Design isc_cpu_top, start of the top module:
module isc_cpu_top
(
     clk_i
    ,rst_i
    ,rst_rom_i
    ,mode_sel_i
    ,en_w_rom_i
    ,w_rom_addr_i
    ,w_rom_data_i
    ,instruction_i
    ,reg_watcher_o
    ,pc_o
    ,wb_en_o
    ,wb_addr_1_o
    ,wb_data_1_o
    ,wb_addr_2_o
    ,wb_data_2_o
);
    input clk_i;
    input rst_i;
    input rst_rom_i;
    input mode_sel_i;
    input en_w_rom_i;
    input [15:0] w_rom_addr_i;
    input [31:0] w_rom_data_i;
    input [31:0] instruction_i;
    output [7:0] reg_watcher_o;
    output [15:0] pc_o;
    output wb_en_o;
    output [4:0] wb_addr_1_o;
    output [7:0] wb_data_1_o;
    output [4:0] wb_addr_2_o;
    output [7:0] wb_data_2_o;
wire [15:0] pc_s30;
wire [1:0] pc_sgin_s12;
wire [1:0] pc_sgin_s23;
wire [31:0] rom_inst_s12;
wire [31:0] inst_s12;
wire [7:0] alu_s12;
wire [1:0] reg_s12;
wire imm_s12;
wire mem_s12;
wire [4:0] r_reg_addr_1_s12;
wire [4:0] r_reg_addr_2_s12;
wire [4:0] r_reg_addr_3_s12;
wire [4:0] r_reg_addr_4_s12;
wire [15:0] r_ram_addr_s12;
wire [7:0] imm_data_1_s12;
wire [7:0] imm_data_2_s12;
wire [7:0] npu_ram_addr_s12;
wire [4:0] npu_w_reg_addr_s12;
wire [7:0] alu_s23;
wire [1:0] reg_s23;
wire imm_s23;
wire mem_s23;
wire [4:0] r_reg_addr_1_s23;
wire [4:0] r_reg_addr_2_s23;
wire [4:0] r_reg_addr_3_s23;
wire [4:0] r_reg_addr_4_s23;
wire [15:0] r_ram_addr_s23;
wire [7:0] imm_data_1_s23;
wire [7:0] imm_data_2_s23;
wire [7:0] npu_ram_addr_s23;
wire [4:0] npu_w_reg_addr_s23;
wire [7:0] r_reg_data_1;
wire [7:0] r_reg_data_2;
wire [7:0] r_reg_data_3;
wire [7:0] r_reg_data_4;
wire [7:0] r_ram_data;
wire en_w_reg;
wire en_w_ram;
wire [7:0] w_ram_data;
wire [15:0] w_ram_addr;
wire [7:0] w_reg_data_1;
wire [7:0] w_reg_data_2;
wire [4:0] w_reg_addr_1;
wire [4:0] w_reg_addr_2;
rom rom(
     .clk_i(clk_i)
    ,.rst_i(rst_rom_i)
  ...
Size: about 7,900 cells after synthesis, about 1,600 flip-flops, about 0.092 mm^2 of cells after synthesis.
make LEC_CHECK=0 ABC_AREA=0 CAP_MARGIN=0 CELL_PAD_IN_SITES_GLOBAL_PLACEMENT=0 CORE_MARGIN=2 CORE_UTILIZATION=44 GPL_ROUTABILITY_DRIVEN=0 HOLD_SLACK_MARGIN=0.04 MIN_ROUTING_LAYER=met1 PLACE_DENSITY_LB_ADDON=0.28 SETUP_SLACK_MARGIN=-1.87 SLEW_MARGIN=20 TNS_END_PERCENT=55 finish   # period 37.4 ns
run.sh (not shown) runs the stock make flow with config.mk's settings and CLKGATE_MAP_FILE=.
Next try:
- CORE_UTILIZATION: 44 -> 65
- GPL_ROUTABILITY_DRIVEN: 0 -> unset
- HOLD_SLACK_MARGIN: 0.04 -> unset
- PLACE_DENSITY_LB_ADDON: 0.28 -> 0.04
- TNS_END_PERCENT: 55 -> unset
Clock-buffer cell count grows by 6.
Synthesized area is unchanged.
Setup slack degrades by 400 ps.
Next try:
- ABC_AREA: 0 -> 1
- CORE_UTILIZATION: 65 -> 72
- CTS_CLUSTER_DIAMETER: unset -> 274
- CTS_CLUSTER_SIZE: unset -> 62
- MAX_ROUTING_LAYER: unset -> met4
- SETUP_SLACK_MARGIN: -1.87 -> 3.21
- clock period: 37.4 -> 20.0 ns (I/O delays scaled with it)
- Now the flow died in 5_1_grt, error GRT-0232
- die size is lower by 12%
- synthesized cell count climbs by 30%
- area after synthesis drops by 2.3%
Next try:
- CORE_UTILIZATION: 72 -> 65
- CTS_CLUSTER_SIZE: 62 -> unset
- clock period: 20.0 -> 23.6 ns (I/O delays scaled with it)
The new run finished but fails on setup timing.
Synthesized area does not change.
Die area rose by roughly a tenth.
Synthesized cell count does not change.


isc_cpu_top again, from the RTL that the note above started with.
// isc_cpu_top
module isc_cpu_top
(
     clk_i
    ,rst_i
    ,rst_rom_i
    ,mode_sel_i
    ,en_w_rom_i
    ,w_rom_addr_i
    ,w_rom_data_i
    ,instruction_i
    ,reg_watcher_o
    ,pc_o
    ,wb_en_o
    ,wb_addr_1_o
    ,wb_data_1_o
    ,wb_addr_2_o
    ,wb_data_2_o
);
make LEC_CHECK=0 ABC_AREA=1 CAP_MARGIN=10 CORE_MARGIN=2 CORE_UTILIZATION=72 PLACE_DENSITY=0.6 SETUP_SLACK_MARGIN=-1.82 SLEW_MARGIN=20 TNS_END_PERCENT=5 finish   # period 19.2 ns
The first run died in 5_1_grt.
==> next run, changes <==
- ABC_AREA: 1 -> unset
- CAP_MARGIN: 10 -> 20
- HOLD_SLACK_MARGIN: unset -> -0.09
- PLACE_DENSITY: 0.6 -> 0.66
- SETUP_SLACK_MARGIN: -1.82 -> 2.7
- clock period: 19.2 -> 19.4 ns (I/O delays scaled with it)
After rerunning: The changed run never finished: it broke off in 5_1_grt with GRT-0228; synthesized cell count went down by 23%; die size goes up by 2.3%; synthesized area is higher by 2.4%.
==> next run, changes <==
- CORE_UTILIZATION: 72 -> 58
- HOLD_SLACK_MARGIN: -0.09 -> unset
- PLACE_DENSITY: 0.66 -> unset
- SETUP_SLACK_MARGIN: 2.7 -> 5.0
- TNS_END_PERCENT: 5 -> unset
- clock period: 19.4 -> 22.5 ns (I/O delays scaled with it)
- The new run finished but fails on negative setup slack
- synthesized cell count is unchanged
- area after synthesis is unchanged
- die size climbs by a quarter to a third
==> next run, changes <==
- CORE_UTILIZATION: 58 -> 62
- PLACE_DENSITY: unset -> 0.6
- SETUP_SLACK_MARGIN: 5.0 -> unset
- clock period: 22.5 -> 34.3 ns (I/O delays scaled with it)
After rerunning: Now the flow finished clean; first-iteration DRC count increases by 4.4%; worst hold slack loses 8.3 ps.


== run 1 ==
isc_cpu_top again, from the RTL that the note above started with.
Settings: LEC_CHECK=0, CAP_MARGIN=20, CORE_MARGIN=2, CORE_UTILIZATION=72, CTS_CLUSTER_SIZE=45, HOLD_SLACK_MARGIN=-0.09, MAX_ROUTING_LAYER=met4, PLACE_DENSITY=0.66, SETUP_SLACK_MARGIN=5.0, SLEW_MARGIN=20, TNS_END_PERCENT=5; clock period 19.1 ns.
Run 1 finished all stages; layout check result: FAIL, due to negative setup slack.
### run 1 -> run 2
Settings: CTS_CLUSTER_DIAMETER: unset -> 224; HOLD_SLACK_MARGIN: -0.09 -> unset; ABC_AREA: unset -> 1; PLACE_DENSITY: 0.66 -> 0.73; CTS_CLUSTER_SIZE: 45 -> unset.
## What came out
Run 2 ended with more area fraction in and, or, nand and nor cells after synthesis than run 1. The log for run 2 ends in 5_1_grt with error ODB-0269, so the run never completed. Cell count after synthesis: run 2 vs run 1 up 2,333. Diff run 1 and run 2: parity-gate share of the synthesized area counting xor and xnor cells higher in run 1. Between run 1 and run 2, the part of the Yosys area used for sequential elements is higher for run 2. On arithmetic-cell share of the synthesized area counting full adders, half adders and majority gates, run 1 and run 2 are neck and neck. Between run 2 and run 1, it is run 2 whose area after synthesis is lower, by 2.3%. Row die size: run 2 lower / run 1 higher.


## yarrow
isc_cpu_top again, from the RTL that the note above started with.
clock: 30.9 ns
lec_check: 0
abc_area: 1
cap_margin: 30
core_margin: 8
core_utilization: 40
cts_cluster_diameter: 59
cts_cluster_size: 58
min_routing_layer: met1
place_density: 0.6
setup_slack_margin: -2.0
slew_margin: 35
yarrow has completed all stages; timing, DRC and antenna checks passed.
Edits applied to the flow inputs when going from yarrow to garnet:
- CAP_MARGIN now 20, was 30
- SLEW_MARGIN now 20, was 35
- CORE_UTILIZATION now 10, was 40
- CTS_CLUSTER_SIZE no longer set, was 58
- CORE_MARGIN now 2, was 8
- SETUP_SLACK_MARGIN no longer set, was -2.0
- ABC_AREA no longer set, was 1
- MIN_ROUTING_LAYER no longer set, was met1
- CTS_CLUSTER_DIAMETER no longer set, was 59
- the clock period (ns, I/O delays scaled along) now 42.9, was 30.9
[summary]
garnet: all stages complete, timing, DRC and antenna checks passed. Initial antenna violation count in garnet vs yarrow: up 58. On garnet: area share of and/or/nand/nor cells after synthesis is 2.1 points lower than what yarrow gave. Of garnet and yarrow, the lower global-route track usage on met2 belongs to garnet. Going from yarrow to garnet, sequential cell count ~0 delta; clock buffer count in the final layout now sits higher; final critical path time including I/O delays and setup went up by 3.75 ns. Die area, garnet and yarrow, higher one = garnet. For yarrow, the master of the slowest instance on the critical path was sky130_fd_sc_hd__o31ai_1, unlike garnet, where it was sky130_fd_sc_hd__a21oi_2.
Changes in indigo relative to garnet:
- CTS_CLUSTER_DIAMETER: unset -> 262
- CORE_UTILIZATION: 10 -> 62
- the clock period (ns, I/O delays scaled along): 42.9 -> 13.8
[summary]
- Final checks on indigo, whose flow otherwise completed, came back failing, citing setup timing.
- Taking garnet as 1.0, indigo lands at 0.51 on final cell count.
- [compare] base=garnet new=indigo: largest net degree at the start of global routing decreased by 1 relative to the old numbers; number of cells traversed by the worst hold path decreased 1; synthesis-to-finish area growth down 7.9 points.
- [indigo] number of tap instances fell 10300 relative to garnet
- Diff indigo and garnet: global routing usage summed across all routing layers higher in indigo
- Minimum hold slack: indigo vs garnet up 0.029 ns
Setup changes, indigo to nickel
- changing PLACE_DENSITY from 0.6 to 0.66
- removing CTS_CLUSTER_DIAMETER (formerly 262)
- changing CORE_UTILIZATION from 62 to 72
- setting TNS_END_PERCENT to 5 for the first time
- setting HOLD_SLACK_MARGIN to -0.09 for the first time
- changing the clock period (ns, I/O delays scaled along) from 13.8 to 20.7
==> comparison <==
To summarise nickel: no stage aborted, but the layout did not pass its checks, failing on setup timing. Compared with indigo, nickel shows count of inserted tapcells that has gone down by more than 10%. nickel ended up with a higher critical path depth than indigo did. Where die size is concerned, indigo is outperformed by nickel. Against indigo, nickel comes in 10 points higher on utilization after layout. Higher count of clock-buffer cells in the layout was reported by nickel, not indigo.
